==> inputs of run G <==
Design DE2_115_Project_Top, start of the top module:
module DE2_115_Project_Top (
    input  wire        CLOCK_50,
    input  wire        RST,       
    input  wire [3:0]  KEY,       
    input  wire [17:0] SW,        
    output wire [7:0]  LCD_DATA,
    output wire        LCD_RS,
    output wire        LCD_RW,
    output wire        LCD_EN,
    output wire        LCD_ON,   
    output wire        LCD_BLON
);
Settings: LEC_CHECK=0, ABC_AREA=1, CAP_MARGIN=20, CORE_MARGIN=2, CORE_UTILIZATION=72, CTS_CLUSTER_DIAMETER=250, PLACE_DENSITY_LB_ADDON=0.06, SLEW_MARGIN=20; clock period 6.82 ns.
run.sh (not shown) runs the stock make flow with config.mk's settings and CLKGATE_MAP_FILE=.
==> inputs of run Z, as changes to run G <==
Settings changed: ABC_AREA 1 to unset, CELL_PAD_IN_SITES_GLOBAL_PLACEMENT set to 0, CORE_ASPECT_RATIO set to 0.57, CORE_UTILIZATION 72 to 58, CTS_CLUSTER_DIAMETER 250 to 169, GPL_ROUTABILITY_DRIVEN set to 1, PLACE_DENSITY_LB_ADDON 0.06 to unset, SLEW_MARGIN 20 to 0.
==> flow/constraint.sdc (replaced) <==
create_clock -name core_clock -period 2.35 [get_ports {CLOCK_50}]
set_input_delay 0.4700 -clock core_clock [delete_from_list [all_inputs] [get_ports {CLOCK_50}]]
set_output_delay 0.4700 -clock core_clock [all_outputs]
set_load 0.01 [all_outputs]
==> run_results.csv <==
group,metric,value,unit
logic_synthesis,yosys_cells,4572,
timing,setup_viol,11,
hold_path,min_to,"display_ctrl.lcd_init_inst.state[0]",
run_status,status,"complete, but fails checks",
floorplan,nWellTaps,672,
timing,timing.final.ws_setup,-0.2881,ns
timing,hold_slack,0.4267,ns
run_status,violations,"negative setup slack",
That was run G.
==> run_results.csv <==
group,metric,value,unit
run_status,status,"complete, but fails checks",
run_status,violations,"negative setup slack",
timing,setup_viol,210,
floorplan,num_rows,69,
critical_path,critPathCaptureType,"flop",
critical_path,slowest_delay,0.60,ns
logic_synthesis,yosys_cells,3513,
timing,timing.final.ws_setup,-5.520,ns
cts,cts_resized,560,
logic_synthesis,area_leaders,"edfxtp_1, mux4_2, and2_1, fa_1, dfrtp_1",
final_layout,clock_area_frac,0.03238,
hold_path,min_to,"cpu.btn_send_last",
floorplan,ios,37,
timing,hold_slack,0.3475,ns
timing,timing.final.crit_period,7.870,ns
critical_path,crit_path_end,"display_ctrl.lcd_buffer[29][3]",
That was run Z.

========
==> job 6103: inputs <==
Starting RTL as in the previous note.
Design DE2_115_Project_Top, start of the top module:
module DE2_115_Project_Top (
    input  wire        CLOCK_50,
    input  wire        RST,       
    input  wire [3:0]  KEY,       
    input  wire [17:0] SW,        
    output wire [7:0]  LCD_DATA,
    output wire        LCD_RS,
    output wire        LCD_RW,
    output wire        LCD_EN,
    output wire        LCD_ON,   
    output wire        LCD_BLON
);
export LEC_CHECK = 0
export ABC_AREA = 1
export CAP_MARGIN = 10
export CELL_PAD_IN_SITES_DETAIL_PLACEMENT = 2
export CELL_PAD_IN_SITES_GLOBAL_PLACEMENT = 1
export CORE_ASPECT_RATIO = 0.57
export CORE_MARGIN = 2
export CORE_UTILIZATION = 58
export CTS_CLUSTER_DIAMETER = 169
export CTS_CLUSTER_SIZE = 94
export GPL_ROUTABILITY_DRIVEN = 1
export GPL_TIMING_DRIVEN = 1
export HOLD_SLACK_MARGIN = -0.01
export MIN_ROUTING_LAYER = met2
export PLACE_DENSITY_LB_ADDON = 0.18
export SLEW_MARGIN = 0
export TNS_END_PERCENT = 55
create_clock -name core_clock -period 5.76 [get_ports {CLOCK_50}]
==> job 3593 (differences from job 6103) <==
ABC_AREA = unset   (was 1)
CAP_MARGIN = 20   (was 10)
CELL_PAD_IN_SITES_DETAIL_PLACEMENT = unset   (was 2)
CELL_PAD_IN_SITES_GLOBAL_PLACEMENT = 2   (was 1)
CORE_ASPECT_RATIO = unset   (was 0.57)
CORE_UTILIZATION = 40   (was 58)
CTS_CLUSTER_DIAMETER = unset   (was 169)
CTS_CLUSTER_SIZE = unset   (was 94)
GPL_ROUTABILITY_DRIVEN = unset   (was 1)
GPL_TIMING_DRIVEN = unset   (was 1)
HOLD_SLACK_MARGIN = unset   (was -0.01)
MIN_ROUTING_LAYER = unset   (was met2)
PLACE_DENSITY_LB_ADDON = unset   (was 0.18)
SLEW_MARGIN = 15   (was 0)
TNS_END_PERCENT = unset   (was 55)
==> flow/constraint.sdc (replaced) <==
create_clock -name core_clock -period 20.0 [get_ports {CLOCK_50}]
set_input_delay 4.0000 -clock core_clock [delete_from_list [all_inputs] [get_ports {CLOCK_50}]]
set_output_delay 4.0000 -clock core_clock [all_outputs]
set_load 0.01 [all_outputs]
==> job 9344 (differences from job 6103) <==
ABC_AREA = unset   (was 1)
CAP_MARGIN = 20   (was 10)
CELL_PAD_IN_SITES_DETAIL_PLACEMENT = unset   (was 2)
CELL_PAD_IN_SITES_GLOBAL_PLACEMENT = unset   (was 1)
CORE_ASPECT_RATIO = unset   (was 0.57)
CORE_UTILIZATION = 72   (was 58)
CTS_CLUSTER_DIAMETER = 94   (was 169)
CTS_CLUSTER_SIZE = unset   (was 94)
GPL_ROUTABILITY_DRIVEN = unset   (was 1)
GPL_TIMING_DRIVEN = unset   (was 1)
HOLD_SLACK_MARGIN = unset   (was -0.01)
MIN_ROUTING_LAYER = unset   (was met2)
PLACE_DENSITY_LB_ADDON = unset   (was 0.18)
SLEW_MARGIN = 20   (was 0)
TNS_END_PERCENT = unset   (was 55)
==> flow/constraint.sdc (replaced) <==
create_clock -name core_clock -period 7.05 [get_ports {CLOCK_50}]
set_input_delay 1.4100 -clock core_clock [delete_from_list [all_inputs] [get_ports {CLOCK_50}]]
set_output_delay 1.4100 -clock core_clock [all_outputs]
set_load 0.01 [all_outputs]
==> job 133 (differences from job 6103) <==
CAP_MARGIN = 20   (was 10)
CELL_PAD_IN_SITES_DETAIL_PLACEMENT = unset   (was 2)
CELL_PAD_IN_SITES_GLOBAL_PLACEMENT = unset   (was 1)
CORE_ASPECT_RATIO = unset   (was 0.57)
CORE_UTILIZATION = 72   (was 58)
CTS_CLUSTER_DIAMETER = 250   (was 169)
CTS_CLUSTER_SIZE = unset   (was 94)
GPL_ROUTABILITY_DRIVEN = 0   (was 1)
GPL_TIMING_DRIVEN = unset   (was 1)
HOLD_SLACK_MARGIN = unset   (was -0.01)
MIN_ROUTING_LAYER = unset   (was met2)
PLACE_DENSITY_LB_ADDON = 0.06   (was 0.18)
SLEW_MARGIN = 20   (was 0)
TNS_END_PERCENT = unset   (was 55)
==> flow/constraint.sdc (replaced) <==
create_clock -name core_clock -period 6.82 [get_ports {CLOCK_50}]
set_input_delay 1.3640 -clock core_clock [delete_from_list [all_inputs] [get_ports {CLOCK_50}]]
set_output_delay 1.3640 -clock core_clock [all_outputs]
set_load 0.01 [all_outputs]
==> results_dict.tcl <==
# flow metrics
set metrics [dict create \
    checkFailReasons "negative setup slack" \
    yosys.area.top_type_share_pct 33.4 \
    die_h_um 230 \
    synthCells 3513 \
    area_leaders "edfxtp_1, mux4_2, and2_1, fa_1, dfrtp_1" \
    status "failed layout checks" \
    finalSetupViolCount 11 \
    num_rows 82 \
    core-area_mm2 0.0503 \
    yosys_area_mm2 0.0367 \
    fp_util_pct 73.0 \
    worst_slack_ns -0.772 \
    common_cells "edfxtp_1, and2_1, nand2_1" \
    routabilityCongestion 0.938 \
]
Source of the figures above: job 9344

==> results_dict.tcl <==
# flow metrics
set metrics [dict create \
    num_rows 82 \
    checkFailReasons "negative setup slack" \
    synthCells 4572 \
    fp_util_pct 72.6 \
    area_leaders "edfxtp_1, nor2_1, nand2_1, inv_1, o21ai_0" \
    core-area_mm2 0.0499 \
    finalSetupViolCount 11 \
    status "failed layout checks" \
    common_cells "nor2_1, nand2_1, inv_1" \
    die_h_um 228 \
    worst_slack_ns -0.932 \
]
Source of the figures above: job 133

==> results_dict.tcl <==
# implementation run metrics
set metrics [dict create \
    status "aborted with a tool error" \
    lastStage "detailed placement (3_5_place_dp)" \
    tool.error "[ERROR DPL-0033] detailed placement checks failed during check placement." \
    core-area_mm2 0.0620 \
    synth_flops 522 \
    fp_util_pct 58.4 \
    area_leaders "edfxtp_1, nor2_1, nand2_1, inv_1, o21ai_0" \
    routabilityCongestion 1.08 \
    adder_share_pct 8.50 \
    edf_count 408 \
    yosys_area_mm2 0.0362 \
    num_rows 69 \
    yosys.area.top_type_share_pct 33.8 \
    common_cells "nor2_1, nand2_1, inv_1" \
    die_h_um 193 \
]
Source of the figures above: job 6103

==> results_dict.tcl <==
# flow metrics
set metrics [dict create \
    grt_first_pass_wirelength_mm 169 \
    common_cells "edfxtp_1, and2_1, nand2_1" \
    yosys_area_mm2 0.0367 \
    yosys.area.top_type_share_pct 33.4 \
    area_leaders "edfxtp_1, mux4_2, and2_1, fa_1, dfrtp_1" \
    postSynthAreaPerCell_um2 10.4 \
    core-area_mm2 0.0912 \
    synthCells 3513 \
    routabilityCongestion 0.846 \
    worst_slack_ns 9.87 \
    clockBufferCount 73 \
    die_h_um 307 \
    fp_util_pct 40.2 \
    grt-ovfl-total 0 \
    finalSetupViolCount 0 \
    status "finished clean" \
]
Source of the figures above: job 3593

